==> build 29: inputs <==
==> flow/design.v <==
`timescale 1ns / 1ps
module compl_mul(
   input logic clk_i, 
   input logic srst_i,
   input logic signed [17:0]data_a_i_i,   
   input logic signed [17:0]data_a_q_i,   
   input logic signed [17:0]data_b_i_i,   
   input logic signed [17:0]data_b_q_i,   
   output  logic signed  [36:0]data_i_o,    
   output  logic signed [36:0]data_q_o     
   );
   logic signed [35:0] prod_ii, prod_iq, prod_qi, prod_qq;
   assign prod_ii = data_a_i_i * data_b_i_i;
   assign prod_qq = data_a_q_i * data_b_q_i;
   assign prod_iq = data_a_i_i * data_b_q_i;
   assign prod_qi = data_a_q_i * data_b_i_i;
   always_ff@(posedge clk_i) begin
       if(srst_i)begin
           data_i_o<=0;
           data_q_o<=0;
       end
       else begin
           data_i_o<=prod_ii-prod_qq;
           data_q_o<=prod_iq+prod_qi;
       end
   end
endmodule
==> flow/run.sh <==
#!/bin/bash
# the make line also repeats each setting of config.mk as NAME=value (left out here)
make -C /OpenROAD-flow-scripts/flow DESIGN_CONFIG=/design/flow/config.mk WORK_HOME=/design/flow/orfs CLKGATE_MAP_FILE= finish
==> flow/config.mk <==
export PLATFORM = sky130hd
export DESIGN_NAME = compl_mul
export DESIGN_NICKNAME = compl_mul
export VERILOG_FILES = /design/flow/design.v
export SDC_FILE = /design/flow/constraint.sdc
export NUM_CORES = 4
export LEC_CHECK = 0
export CAP_MARGIN = 40
export CELL_PAD_IN_SITES_DETAIL_PLACEMENT = 2
export CORE_ASPECT_RATIO = 0.63
export CORE_MARGIN = 8
export CORE_UTILIZATION = 47
export CTS_CLUSTER_SIZE = 59
export GPL_ROUTABILITY_DRIVEN = 0
export GPL_TIMING_DRIVEN = 1
export MAX_ROUTING_LAYER = met4
export MIN_ROUTING_LAYER = met2
export PLACE_DENSITY_LB_ADDON = 0.13
export SETUP_SLACK_MARGIN = 3.98
export SLEW_MARGIN = 20
==> flow/constraint.sdc <==
create_clock -name core_clock -period 16.0 [get_ports {clk_i}]
set_input_delay 3.2000 -clock core_clock [delete_from_list [all_inputs] [get_ports {clk_i}]]
set_output_delay 3.2000 -clock core_clock [all_outputs]
set_load 0.01 [all_outputs]
==> trial 32 (differences from build 29) <==
- CAP_MARGIN: 40 -> 20
- CELL_PAD_IN_SITES_DETAIL_PLACEMENT: 2 -> not set
- CORE_ASPECT_RATIO: 0.63 -> not set
- CORE_MARGIN: 8 -> 2
- CORE_UTILIZATION: 47 -> 72
- CTS_CLUSTER_SIZE: 59 -> 31
- GPL_ROUTABILITY_DRIVEN: 0 -> not set
- GPL_TIMING_DRIVEN: 1 -> not set
- MAX_ROUTING_LAYER: met4 -> not set
- MIN_ROUTING_LAYER: met2 -> not set
- PLACE_DENSITY: not set -> 0.64
- PLACE_DENSITY_LB_ADDON: 0.13 -> not set
- SETUP_SLACK_MARGIN: 3.98 -> 2.84
==> flow/constraint.sdc (replaced) <==
create_clock -name core_clock -period 11.1 [get_ports {clk_i}]
set_input_delay 2.2200 -clock core_clock [delete_from_list [all_inputs] [get_ports {clk_i}]]
set_output_delay 2.2200 -clock core_clock [all_outputs]
set_load 0.01 [all_outputs]
==> comparison table <==
metric	trial 32	build 29
DIE WIDTH	270 um	431 um
Initial Util	0.727	0.471
Height of the die	270 um	277 um
Worst Setup Slack post-DPL	547 ps	2710 ps
Full die area	0.0729 sq mm	0.119 sq mm
Cell taking the most area after synthesis	fa_1	fa_1
Number of placed instances with taps included	6380	6829
Outcome	complete, no violations	did not finish
Last stage reached	-	global routing
Buffer count from post-CTS setup fixing	133	3
Post-Synthesis Net Count	7274	7274
Site row count	97	96
Count of warnings emitted by yosys	1	1
Detailed placer's ending HPWL	119000 um	188000 um
TritonCTS buffer count	9	9
Area of the core	0.0700 sq mm	0.108 sq mm
Primary flip-flop cell chosen by synthesis mapping	dfxtp_1	dfxtp_1
YS chip area	0.0509 sq mm	0.0509 sq mm
Post-DP Area	0.0547 sq mm	0.0538 sq mm
Count of instances resized after the clock tree is built	793	11

========
==> job 5787: inputs <==
// compl_mul: RTL as listed in full above, without the edits since
==> flow/config.mk <==
export PLATFORM = sky130hd
export DESIGN_NAME = compl_mul
export DESIGN_NICKNAME = compl_mul
export VERILOG_FILES = /design/flow/design.v
export SDC_FILE = /design/flow/constraint.sdc
export NUM_CORES = 4
export LEC_CHECK = 0
export CAP_MARGIN = 20
export CELL_PAD_IN_SITES_DETAIL_PLACEMENT = 0
export CELL_PAD_IN_SITES_GLOBAL_PLACEMENT = 0
export CORE_MARGIN = 2
export CORE_UTILIZATION = 65
export CTS_CLUSTER_DIAMETER = 194
export CTS_CLUSTER_SIZE = 54
export GPL_TIMING_DRIVEN = 1
export SETUP_SLACK_MARGIN = 0.58
export SLEW_MARGIN = 20
==> flow/constraint.sdc <==
create_clock -name core_clock -period 7.94 [get_ports {clk_i}]
set_input_delay 1.5880 -clock core_clock [delete_from_list [all_inputs] [get_ports {clk_i}]]
set_output_delay 1.5880 -clock core_clock [all_outputs]
set_load 0.01 [all_outputs]
run.sh (not shown) runs the stock make flow with config.mk's settings and CLKGATE_MAP_FILE=.
==> job 3815 (differences from job 5787) <==
Settings changed: ABC_AREA set to 1, CORE_UTILIZATION 65 to 71, CTS_CLUSTER_DIAMETER 194 to 60, CTS_CLUSTER_SIZE 54 to unset, PLACE_DENSITY_LB_ADDON set to 0.29.
==> flow/constraint.sdc (replaced) <==
create_clock -name core_clock -period 5.7 [get_ports {clk_i}]
set_input_delay 1.1400 -clock core_clock [delete_from_list [all_inputs] [get_ports {clk_i}]]
set_output_delay 1.1400 -clock core_clock [all_outputs]
set_load 0.01 [all_outputs]
==> job 6194 (differences from job 5787) <==
Settings changed: ABC_AREA set to 1, CELL_PAD_IN_SITES_DETAIL_PLACEMENT 0 to unset, CELL_PAD_IN_SITES_GLOBAL_PLACEMENT 0 to unset, CORE_UTILIZATION 65 to 44, CTS_CLUSTER_DIAMETER 194 to unset, CTS_CLUSTER_SIZE 54 to unset, GPL_TIMING_DRIVEN 1 to unset, SETUP_SLACK_MARGIN 0.58 to unset.
==> flow/constraint.sdc (replaced) <==
create_clock -name core_clock -period 9.57 [get_ports {clk_i}]
set_input_delay 1.9140 -clock core_clock [delete_from_list [all_inputs] [get_ports {clk_i}]]
set_output_delay 1.9140 -clock core_clock [all_outputs]
set_load 0.01 [all_outputs]
==> job 8256 (differences from job 5787) <==
Settings changed: CAP_MARGIN 20 to 40, CELL_PAD_IN_SITES_DETAIL_PLACEMENT 0 to unset, CELL_PAD_IN_SITES_GLOBAL_PLACEMENT 0 to unset, CORE_UTILIZATION 65 to 69, CTS_CLUSTER_DIAMETER 194 to 375, CTS_CLUSTER_SIZE 54 to unset, GPL_TIMING_DRIVEN 1 to unset, SETUP_SLACK_MARGIN 0.58 to unset.
==> flow/constraint.sdc (replaced) <==
create_clock -name core_clock -period 7.97 [get_ports {clk_i}]
set_input_delay 1.5940 -clock core_clock [delete_from_list [all_inputs] [get_ports {clk_i}]]
set_output_delay 1.5940 -clock core_clock [all_outputs]
set_load 0.01 [all_outputs]
==> qor summary <==
	job 5787	job 8256	job 6194	job 3815
Number of violations of the max-capacitance limit	0	0	0	-
Worst-path cell with the longest stage delay	sky130_fd_sc_hd__fa_2	sky130_fd_sc_hd__fa_1	sky130_fd_sc_hd__fa_1	-
Inst Count DP	6954	6817	8146	7971
Post-Syn Instances	5407	5407	6480	6480
Placed cell area	0.0593 mm^2	0.0585 mm^2	0.0573 mm^2	0.0624 mm^2
Vias per Instance	5.64	5.93	4.95	-
Core Footprint	0.0775 mm^2	0.0730 mm^2	0.120 mm^2	0.0743 mm^2
Fraction of area in registers	2.26%	2.29%	2.57%	-
Status	failed layout checks	failed layout checks	finished clean	stopped before the end
Stage where the flow stopped	-	-	-	5_1_grt
Reasons for failing layout checks	setup timing	setup timing	-	-
Pre-CTS worst setup slack	-1430 ps	-1040 ps	-91.4 ps	-2510 ps
Post-route DRC violation count	0	0	0	-
Registers	74	74	74	-
Number of nets with antenna violations after routing	0	0	0	-
Final WS setup	-496 ps	-621 ps	309 ps	-
Final setup vio count	36	29	0	-
Final instance area	0.0655 mm^2	0.0648 mm^2	0.0577 mm^2	-

========
==> job 9672 <==
// compl_mul: RTL as listed in full above, without the edits since
clock: 12.4 ns
lec_check: 0
cap_margin: 20
cell_pad_in_sites_detail_placement: 1
cell_pad_in_sites_global_placement: 0
core_margin: 10
core_utilization: 49
cts_cluster_diameter: 66
gpl_routability_driven: 0
gpl_timing_driven: 1
place_density: 0.81
slew_margin: 20
==> inputs of job 200, as changes to job 9672 <==
Settings changed: CELL_PAD_IN_SITES_DETAIL_PLACEMENT 1 to unset, CELL_PAD_IN_SITES_GLOBAL_PLACEMENT 0 to unset, CORE_MARGIN 10 to 2, CORE_UTILIZATION 49 to 70, CTS_CLUSTER_DIAMETER 66 to 332, CTS_CLUSTER_SIZE set to 37, GPL_ROUTABILITY_DRIVEN 0 to unset, GPL_TIMING_DRIVEN 1 to unset, HOLD_SLACK_MARGIN set to 0.29, PLACE_DENSITY 0.81 to unset.
==> flow/constraint.sdc (replaced) <==
create_clock -name core_clock -period 7.28 [get_ports {clk_i}]
set_input_delay 1.4560 -clock core_clock [delete_from_list [all_inputs] [get_ports {clk_i}]]
set_output_delay 1.4560 -clock core_clock [all_outputs]
set_load 0.01 [all_outputs]
==> inputs of job 2514, as changes to job 9672 <==
Settings changed: CAP_MARGIN 20 to 35, CELL_PAD_IN_SITES_DETAIL_PLACEMENT 1 to unset, CELL_PAD_IN_SITES_GLOBAL_PLACEMENT 0 to unset, CORE_MARGIN 10 to 2, CORE_UTILIZATION 49 to 72, CTS_CLUSTER_DIAMETER 66 to unset, GPL_ROUTABILITY_DRIVEN 0 to unset, GPL_TIMING_DRIVEN 1 to unset, MAX_ROUTING_LAYER set to met4, PLACE_DENSITY 0.81 to unset.
==> flow/constraint.sdc (replaced) <==
create_clock -name core_clock -period 7.97 [get_ports {clk_i}]
set_input_delay 1.5940 -clock core_clock [delete_from_list [all_inputs] [get_ports {clk_i}]]
set_output_delay 1.5940 -clock core_clock [all_outputs]
set_load 0.01 [all_outputs]
==> results <==
	job 9672	job 2514	job 200
CLK BUF	11	-	10
Nets@finish	7,250	-	8,100
Count of plain and timing-repair buffers in the layout	246	-	1,096
Top sig layer	met5	-	met5
Post-layout instance area	0.0541 mm^2	-	0.0657 mm^2
Final core utilization	52.4%	-	91.5%
Final Max Tran Viols	0	-	0
Core region area	0.103 mm^2	0.0700 mm^2	0.0717 mm^2
Num sequential	74	-	74
Result of the run	finished with violations	stopped before the end	finished with violations
Last stage reached	-	global routing (5_1_grt)	-
Violated checks	negative setup slack	-	negative setup slack
Estimated wirelength of the detail-placed design	177,000 um	109,000 um	128,000 um
Data arrival time at the worst-slack endpoint	12.96 ns	-	9.18 ns
Proportion of cell area spent on the clock network	0.520%	-	0.501%
Share of cell area taken by flip-flops and latches	2.74%	-	2.26%
